// ConvEngine
module ConvEngine (
    input         clk,
    input         rst,
    input  [31:0] DMAport,        
    input         acc_enable,     
    input         acc_clear,      
    output [31:0] result          
);
    wire [24:0] mux_out0, mux_out1, mux_out2, mux_out3, mux_out4, mux_out5;
    MUX demux (
        .DMAport(DMAport),
        .out0(mux_out0),
        .out1(mux_out1),
        .out2(mux_out2),
        .out3(mux_out3),
        .out4(mux_out4),
        .out5(mux_out5)
    );
    wire [23:0] reg_data [5:0];
    Register reg0 (
        .clk(clk),
        .rst(rst),
        .enable(mux_out0[0]),
        .datain(mux_out0[24:1]),
        .dataout(reg_data[0])
    );
    Register reg1 (
        .clk(clk),
        .rst(rst),
        .enable(mux_out1[0]),
        .datain(mux_out1[24:1]),
        .dataout(reg_data[1])
    );
    Register reg2 (
        .clk(clk),
        .rst(rst),
        .enable(mux_out2[0]),
        .datain(mux_out2[24:1]),
        .dataout(reg_data[2])
    );
    Register reg3 (
        .clk(clk),
        .rst(rst),
        .enable(mux_out3[0]),
        .datain(mux_out3[24:1]),
        .dataout(reg_data[3])
    );
    Register reg4 (
        .clk(clk),
        .rst(rst),
        .enable(mux_out4[0]),
        .datain(mux_out4[24:1]),
        .dataout(reg_data[4])
    );
    Register reg5 (
        .clk(clk),
        .rst(rst),
        .enable(mux_out5[0]),
        .datain(mux_out5[24:1]),
        .dataout(reg_data[5])
    );
    wire signed [7:0] pixel [8:0];
    wire signed [7:0] kernel [8:0];
    assign pixel[0] = reg_data[0][23:16];
    assign pixel[1] = reg_data[0][15:8];
    assign pixel[2] = reg_data[0][7:0];
    assign pixel[3] = reg_data[1][23:16];
    assign pixel[4] = reg_data[1][15:8];
    assign pixel[5] = reg_data[1][7:0];
    assign pixel[6] = reg_data[2][23:16];
    assign pixel[7] = reg_data[2][15:8];
    assign pixel[8] = reg_data[2][7:0];
    assign kernel[0] = reg_data[3][23:16];
    assign kernel[1] = reg_data[3][15:8];
    assign kernel[2] = reg_data[3][7:0];
    assign kernel[3] = reg_data[4][23:16];
  ...
clock: 10.0 ns
lec_check: 0
cap_margin: 15
cell_pad_in_sites_detail_placement: 1
core_aspect_ratio: 0.66
core_margin: 9
core_utilization: 42
cts_cluster_size: 73
gpl_routability_driven: 0
gpl_timing_driven: 1
hold_slack_margin: 0.2
setup_slack_margin: 0.65
slew_margin: 20
tns_end_percent: 70
run.sh (not shown) runs the stock make flow with config.mk's settings and CLKGATE_MAP_FILE=.
Then changed:
Settings changed: ABC_AREA set to 0, CAP_MARGIN 15 to 25, CELL_PAD_IN_SITES_DETAIL_PLACEMENT 1 to not set, CORE_ASPECT_RATIO 0.66 to not set, CORE_MARGIN 9 to 2, CORE_UTILIZATION 42 to 72, CTS_CLUSTER_DIAMETER set to 367, CTS_CLUSTER_SIZE 73 to 100, GPL_ROUTABILITY_DRIVEN 0 to not set, GPL_TIMING_DRIVEN 1 to not set, HOLD_SLACK_MARGIN 0.2 to not set, PLACE_DENSITY set to 0.81, SETUP_SLACK_MARGIN 0.65 to not set, TNS_END_PERCENT 70 to 25.
Final cell count fell by 10%.
Setup slack degrades by 610 ps.
Synthesized area stays the same.
Clock skew barely changes.
Design area fell by 2.6%.
Hold slack barely changes.
Non-clock buffer count fell by 35.
Sequential share of layout area rose by 0.22 points.
Via count barely changes.
Global-route usage rose by 16 points.
Then changed:
Settings changed: ABC_AREA 0 to not set, CORE_UTILIZATION 72 to 37, PLACE_DENSITY 0.81 to not set.
=> The new run finished with timing, DRC and antenna clean; design area climbs by 2.2%; setup slack improves by 180 ps; die area rises by 93%; count of clock-buffer cells in the layout falls by 1; area after synthesis stays the same; wire length came out lower by about 2%; global-route usage goes down by 20 points.
Then changed:
Settings changed: CAP_MARGIN 25 to 20, CORE_UTILIZATION 37 to 72, CTS_CLUSTER_DIAMETER 367 to not set, CTS_CLUSTER_SIZE 100 to not set, GPL_TIMING_DRIVEN set to 0, PLACE_DENSITY_LB_ADDON set to 0.26, TNS_END_PERCENT 25 to not set.
Outcome:
- The new run went through all stages and came out clean
- die area came out lower by well over a third
- register-to-register slack is worse by 140 ps
- setup slack is worse by 140 ps
- non-clock buffer count came out higher by 22
Then changed:
Settings changed: ABC_AREA set to 1, CAP_MARGIN 20 to 25, CORE_UTILIZATION 72 to 25, CTS_CLUSTER_DIAMETER set to 367, CTS_CLUSTER_SIZE set to 100, GPL_TIMING_DRIVEN 0 to not set, PLACE_DENSITY set to 0.81, PLACE_DENSITY_LB_ADDON 0.26 to not set, TNS_END_PERCENT set to 25.
Outcome: The changed run finished clean; core utilization went down by 50 points; global-route usage went down by 24 points; design area went up by 4.8%; cell count went up by 45%; wire length went up by 9.6%; sequential cell count is unchanged; critical path depth went up by 1; die area went up to 2.9 times its value; area after synthesis went up by 2.5%; worst setup slack improved by 760 ps.

========
## v34
ConvEngine again, from the RTL that the note above started with.
## ConvEngine
module ConvEngine (
    input         clk,
    input         rst,
    input  [31:0] DMAport,        
    input         acc_enable,     
    input         acc_clear,      
    output [31:0] result          
);
    wire [24:0] mux_out0, mux_out1, mux_out2, mux_out3, mux_out4, mux_out5;
    MUX demux (
        .DMAport(DMAport),
        .out0(mux_out0),
        .out1(mux_out1),
        .out2(mux_out2),
        .out3(mux_out3),
        .out4(mux_out4),
        .out5(mux_out5)
    );
    wire [23:0] reg_data [5:0];
    Register reg0 (
        .clk(clk),
        .rst(rst),
        .enable(mux_out0[0]),
        .datain(mux_out0[24:1]),
        .dataout(reg_data[0])
    );
    Register reg1 (
        .clk(clk),
        .rst(rst),
        .enable(mux_out1[0]),
        .datain(mux_out1[24:1]),
        .dataout(reg_data[1])
    );
    Register reg2 (
        .clk(clk),
        .rst(rst),
        .enable(mux_out2[0]),
        .datain(mux_out2[24:1]),
        .dataout(reg_data[2])
    );
    Register reg3 (
        .clk(clk),
        .rst(rst),
        .enable(mux_out3[0]),
        .datain(mux_out3[24:1]),
        .dataout(reg_data[3])
    );
    Register reg4 (
        .clk(clk),
        .rst(rst),
        .enable(mux_out4[0]),
        .datain(mux_out4[24:1]),
        .dataout(reg_data[4])
    );
    Register reg5 (
        .clk(clk),
        .rst(rst),
        .enable(mux_out5[0]),
        .datain(mux_out5[24:1]),
        .dataout(reg_data[5])
    );
    wire signed [7:0] pixel [8:0];
    wire signed [7:0] kernel [8:0];
    assign pixel[0] = reg_data[0][23:16];
    assign pixel[1] = reg_data[0][15:8];
    assign pixel[2] = reg_data[0][7:0];
    assign pixel[3] = reg_data[1][23:16];
    assign pixel[4] = reg_data[1][15:8];
    assign pixel[5] = reg_data[1][7:0];
    assign pixel[6] = reg_data[2][23:16];
    assign pixel[7] = reg_data[2][15:8];
    assign pixel[8] = reg_data[2][7:0];
    assign kernel[0] = reg_data[3][23:16];
  ...
make LEC_CHECK=0 ABC_AREA=1 CAP_MARGIN=20 CORE_ASPECT_RATIO=0.88 CORE_MARGIN=2 CORE_UTILIZATION=72 CTS_CLUSTER_DIAMETER=232 MAX_ROUTING_LAYER=met4 PLACE_DENSITY_LB_ADDON=0.05 SETUP_SLACK_MARGIN=1.76 SLEW_MARGIN=20 finish   # period 6.07 ns
| v34 | all stages done | FAIL | negative setup slack |
For v46, these inputs were changed with respect to v34:
- clearing CORE_ASPECT_RATIO, which used to be 0.88
- swapping 232 for 233 in CTS_CLUSTER_DIAMETER
- clearing PLACE_DENSITY_LB_ADDON, which used to be 0.05
- clearing SETUP_SLACK_MARGIN, which used to be 1.76
- putting CTS_CLUSTER_SIZE at 100 where nothing was set
- clearing MAX_ROUTING_LAYER, which used to be met4
- swapping 6.07 for 10.9 in the clock period (ns, I/O delays scaled along)
==> comparison <==
Of v34 and v46, just one finished clean: v46. In v34 the implementation completed, yet the final layout does not meet the checks, the culprit being negative setup slack. [v46 vs v34] worst hold slack: lower in v46. The run with more routed wire is v34, not v46. Compared v34 against v46; die area within noise. Going from v34 to v46, per-cell via count in the routed design -3.8%; initial core utilization +0.17 points; maximum frequency from static timing analysis -15 MHz; final area -5600 um^2.
What v7 does differently from v46 at the input level:
- swapping 72 for 60 in CORE_UTILIZATION
- swapping 233 for 371 in CTS_CLUSTER_DIAMETER
- swapping 10.9 for 4.71 in the clock period (ns, I/O delays scaled along)
Results
Compared v7 vs v46, and final setup violation count is up in v7. v7 vs. v46: cell area after layout went up by 5900 um^2. On cell count of the worst hold path, v46 tracks v7 almost exactly. When v7 is set beside v46, its proportion of final cell area spent on non-clock buffers turns out to be 9.3 points larger. v7 completed end to end; final checks failed (negative setup slack). Clock period minus worst slack: v7 lower than v46. Taking v46 as the reference, in v7 number of fill cells in the layout moved up.
What v9 does differently from v7 at the input level:
- ABC_AREA removed (was 1)
- CTS_CLUSTER_SIZE changed from 100 to 38
- CTS_CLUSTER_DIAMETER removed (was 371)
- CORE_UTILIZATION changed from 60 to 72
- MAX_ROUTING_LAYER newly set to met4
- the clock period (ns, I/O delays scaled along) changed from 4.71 to 6.42
Results
The layout from v9, despite a flow that completed every stage, fails the layout checks, with the failing checks listed as negative setup slack.
Diff v7 -> v9: fmax shrank by about 9%, area occupied by multi-input gates saw an increase.
On smallest setup slack after layout, v9 does better than v7.
Comparing signed area change from the synthesized netlist to the final layout for v7 and v9, the bigger number came from v7.
Against v7, die size in v9 came out better.
Row cell area reported after detailed placement: v9 lower / v7 higher
For the average via count per standard cell, v9 came in 13% higher than v7 did.
Delta(average wire per cell in the routed design, v9 - v7) > 0
Side by side, depth of the worst register-to-register path turned out lower in v9 than in v7.
Global-route usage over all layers: v9 > v7
